## a_filter_reference_32x11
module a_filter_reference_32x11(
    input [31:0] x_in,
    input clk,
    input [5:0] reset,
    output [31:0] y_out);
Size in the first run: ~6400 cells after synthesis, ~540 flip-flops, roughly 71 I/O pins.
clock: 3.8 ns
lec_check: 0
cap_margin: 20
core_margin: 2
core_utilization: 72
cts_cluster_diameter: 307
cts_cluster_size: 95
place_density: 0.38
slew_margin: 20
tns_end_percent: 5
run.sh (not shown) runs the stock make flow with config.mk's settings and CLKGATE_MAP_FILE=.
The first run ended with an error in 5_1_grt (GRT-0232).
Change:
- ABC_AREA: not set -> 1
- CTS_CLUSTER_DIAMETER: 307 -> not set
- CTS_CLUSTER_SIZE: 95 -> not set
- PLACE_DENSITY: 0.38 -> not set
- PLACE_DENSITY_LB_ADDON: not set -> 0.06
- TNS_END_PERCENT: 5 -> not set
- clock period: 3.8 -> 7.43 ns (I/O delays scaled with it)
The changed run stopped in 5_1_grt; die size goes up by 14%; synthesized area came out higher by 14%; synthesized cell count climbs by 35%.

========
Starting RTL as in the previous note.
clock: 7.46 ns
lec_check: 0
abc_area: 1
cap_margin: 20
core_margin: 2
core_utilization: 72
cts_cluster_size: 90
max_routing_layer: met4
place_density: 0.67
setup_slack_margin: 1.93
slew_margin: 20
The first run aborted during global routing (ODB-0269).
Change:
--- a/flow/config.mk
+++ b/flow/config.mk
@@ -8 +7,0 @@
-export ABC_AREA = 1
@@ -11,5 +10 @@
-export CORE_UTILIZATION = 72
-export CTS_CLUSTER_SIZE = 90
-export MAX_ROUTING_LAYER = met4
-export PLACE_DENSITY = 0.67
-export SETUP_SLACK_MARGIN = 1.93
+export CORE_UTILIZATION = 66
With this change the flow finished but fails on negative setup slack.
Die size shrinks by 4.6%.
Synthesized cell count shrinks by 26%.
Area after synthesis shrinks by 13%.
Change:
--- a/flow/config.mk
+++ b/flow/config.mk
@@ -7,0 +8 @@
+export ABC_AREA = 1
@@ -8,0 +10 @@
+export CORE_ASPECT_RATIO = 0.92
@@ -10 +12,4 @@
-export CORE_UTILIZATION = 66
+export CORE_UTILIZATION = 72
+export CTS_CLUSTER_SIZE = 90
+export MAX_ROUTING_LAYER = met4
+export PLACE_DENSITY = 0.67
Outcome: The changed run stopped in global routing (ODB-0269). Die area rises by 4.8%. Synthesized area rises by 14%. Synthesized cell count rises by 35%.
Change:
--- a/flow/config.mk
+++ b/flow/config.mk
@@ -10 +10 @@
-export CORE_ASPECT_RATIO = 0.92
+export CORE_ASPECT_RATIO = 0.91
@@ -13,3 +13 @@
-export CTS_CLUSTER_SIZE = 90
-export MAX_ROUTING_LAYER = met4
-export PLACE_DENSITY = 0.67
+export CTS_CLUSTER_SIZE = 11
==> flow/constraint.sdc (replaced) <==
create_clock -name core_clock -period 8.54 [get_ports {clk}]
set_input_delay 1.7080 -clock core_clock [delete_from_list [all_inputs] [get_ports {clk}]]
set_output_delay 1.7080 -clock core_clock [all_outputs]
set_load 0.01 [all_outputs]
- Now the flow finished clean
- synthesized area is unchanged
- die area barely changes
- synthesized cell count does not change

========
a_filter_reference_32x11 again, from the RTL that the note above started with.
clock: 7.57 ns
lec_check: 0
cap_margin: 30
core_aspect_ratio: 0.83
core_margin: 2
core_utilization: 71
cts_cluster_size: 37
gpl_routability_driven: 1
gpl_timing_driven: 1
max_routing_layer: met4
setup_slack_margin: -0.16
slew_margin: 20
The starting point ran to the end with violations: negative setup slack.
Edit:
- ABC_AREA: unset -> 1
- CTS_CLUSTER_DIAMETER: unset -> 242
- CTS_CLUSTER_SIZE: 37 -> 39
- clock period: 7.57 -> 7.08 ns (I/O delays scaled with it)
=>
- The changed run failed in global routing (5_1_grt) with ODB-0269
- synthesized cell count grows by a quarter to a third
- synthesized area climbs by about a fifth
- die area came out higher by about a fifth
Edit:
- CTS_CLUSTER_DIAMETER: 242 -> unset
- CTS_CLUSTER_SIZE: 39 -> unset
- MAX_ROUTING_LAYER: met4 -> unset
- SETUP_SLACK_MARGIN: -0.16 -> -0.06
- clock period: 7.08 -> 2.15 ns (I/O delays scaled with it)
What happened:
- With this change the flow never finished: it broke off in detailed placement (3_5_place_dp)
- die area is unchanged
- synthesized cell count stays the same
- area after synthesis is unchanged
Edit:
- ABC_AREA: 1 -> unset
- CAP_MARGIN: 30 -> 20
- CORE_ASPECT_RATIO: 0.83 -> unset
- CORE_UTILIZATION: 71 -> 9
- GPL_ROUTABILITY_DRIVEN: 1 -> unset
- GPL_TIMING_DRIVEN: 1 -> unset
- SETUP_SLACK_MARGIN: -0.06 -> unset
- clock period: 2.15 -> 9.92 ns (I/O delays scaled with it)
After rerunning: This time the run finished clean; synthesized cell count falls by a quarter to a third; area after synthesis falls by roughly a tenth; die size rises to 6.8 times its value.

========
a_filter_reference_32x11 again, from the RTL that the note above started with.
Settings: LEC_CHECK=0, CAP_MARGIN=20, CORE_MARGIN=2, CORE_UTILIZATION=72, CTS_CLUSTER_SIZE=58, PLACE_DENSITY_LB_ADDON=0.0, SETUP_SLACK_MARGIN=-0.54, SLEW_MARGIN=20; clock period 7.66 ns.
The baseline completed, yet does not pass: setup timing.
Edit:
--- a/flow/config.mk
+++ b/flow/config.mk
@@ -10,5 +10,3 @@
 export CORE_UTILIZATION = 72
-export CTS_CLUSTER_SIZE = 58
 export PLACE_DENSITY_LB_ADDON = 0.0
-export SETUP_SLACK_MARGIN = -0.54
 export SLEW_MARGIN = 20
==> flow/constraint.sdc (replaced) <==
create_clock -name core_clock -period 8.38 [get_ports {clk}]
set_input_delay 1.6760 -clock core_clock [delete_from_list [all_inputs] [get_ports {clk}]]
set_output_delay 1.6760 -clock core_clock [all_outputs]
set_load 0.01 [all_outputs]
The new run completed and failed the layout checks on setup timing.
Wire length fell by 8.3%.
Sequential share of layout area goes up by 0.46 points.
Design area falls by about 2.6%.
Utilization is lower by 2.2 points.
Cell count shrinks by about 2%.
Edit:
--- a/flow/config.mk
+++ b/flow/config.mk
@@ -9,4 +9,3 @@
 export CORE_MARGIN = 2
-export CORE_UTILIZATION = 72
-export PLACE_DENSITY_LB_ADDON = 0.0
+export CORE_UTILIZATION = 28
 export SLEW_MARGIN = 20
==> flow/constraint.sdc (replaced) <==
create_clock -name core_clock -period 8.86 [get_ports {clk}]
set_input_delay 1.7720 -clock core_clock [delete_from_list [all_inputs] [get_ports {clk}]]
set_output_delay 1.7720 -clock core_clock [all_outputs]
set_load 0.01 [all_outputs]
After rerunning:
- The changed run passed the timing, design-rule and antenna checks
- routed wire length goes down by 4.7%
- synthesized area is unchanged
- clock skew falls by 0.013 ns
Edit:
--- a/flow/config.mk
+++ b/flow/config.mk
@@ -9,3 +9,5 @@
 export CORE_MARGIN = 2
-export CORE_UTILIZATION = 28
+export CORE_UTILIZATION = 72
+export CTS_CLUSTER_SIZE = 95
+export PLACE_DENSITY = 0.38
 export SLEW_MARGIN = 20
==> flow/constraint.sdc (replaced) <==
create_clock -name core_clock -period 6.32 [get_ports {clk}]
set_input_delay 1.2640 -clock core_clock [delete_from_list [all_inputs] [get_ports {clk}]]
set_output_delay 1.2640 -clock core_clock [all_outputs]
set_load 0.01 [all_outputs]
Now the flow never finished: it broke off in global routing (5_1_grt) with GRT-0232.
Die area came out lower by 61%.
Synthesized cell count is unchanged.
Synthesized area is unchanged.

========
Starting RTL as in the previous note.
export LEC_CHECK = 0
export ABC_AREA = 1
export CAP_MARGIN = 30
export CORE_ASPECT_RATIO = 0.83
export CORE_MARGIN = 2
export CORE_UTILIZATION = 56
export CTS_CLUSTER_DIAMETER = 360
export CTS_CLUSTER_SIZE = 15
export GPL_ROUTABILITY_DRIVEN = 0
export GPL_TIMING_DRIVEN = 0
export SETUP_SLACK_MARGIN = -0.16
export SLEW_MARGIN = 20
create_clock -name core_clock -period 6.45 [get_ports {clk}]
The baseline completed and failed the layout checks on negative setup slack.
Change:
- ABC_AREA: 1 -> default
- CTS_CLUSTER_DIAMETER: 360 -> default
- CTS_CLUSTER_SIZE: 15 -> default
- The new run finished but failed the layout checks on negative setup slack
- non-clock buffer count goes up by 12
- routed wire length goes down by 40%
- synthesized cell count goes down by 26%
- synthesized area goes down by 13%
- via count goes down by 28%
- final area goes down by 8.8%
- die area goes down by 12%
- worst hold slack is better by 0.016 ns
- critical path depth goes up by 4
- count of clock-buffer cells in the layout goes up by 35
Change:
- CAP_MARGIN: 30 -> 20
- CORE_ASPECT_RATIO: 0.83 -> default
- CORE_UTILIZATION: 56 -> 40
- GPL_ROUTABILITY_DRIVEN: 0 -> default
- GPL_TIMING_DRIVEN: 0 -> default
- SETUP_SLACK_MARGIN: -0.16 -> default
- clock period: 6.45 -> 8.86 ns (I/O delays scaled with it)
Outcome:
- The new run went through all stages and came out clean
- hold slack is better by 0.0036 ns
- die size grows by 39%
- routed wire length shrinks by 11%
- area after synthesis does not change
- global-route usage shrinks by 8.6 points
- via count shrinks by 3.9%
- cell area shrinks by 8.6%
Change:
- CORE_UTILIZATION: 40 -> 59
- clock period: 8.86 -> 4.37 ns (I/O delays scaled with it)
Effect: With this change the flow reached the layout checks and failed them: negative setup slack. Utilization goes up by 41 points. Global-route usage goes up by 15 points.
Change:
- CORE_UTILIZATION: 59 -> 70
- CTS_CLUSTER_DIAMETER: default -> 201
- CTS_CLUSTER_SIZE: default -> 41
- MAX_ROUTING_LAYER: default -> met4
- PLACE_DENSITY_LB_ADDON: default -> 0.06
- SETUP_SLACK_MARGIN: default -> 1.29
=> Now the flow never finished: it broke off in clock tree synthesis with DPL-0033; die area came out lower by 16%; synthesized cell count stays the same; synthesized area stays the same.
Change:
- CAP_MARGIN: 20 -> 40
- MAX_ROUTING_LAYER: met4 -> default
- PLACE_DENSITY_LB_ADDON: 0.06 -> 0.02
- SETUP_SLACK_MARGIN: 1.29 -> default
Effect: This time the run died in global routing (GRT-0116); synthesized area stays the same; synthesized cell count does not change; die area is unchanged.
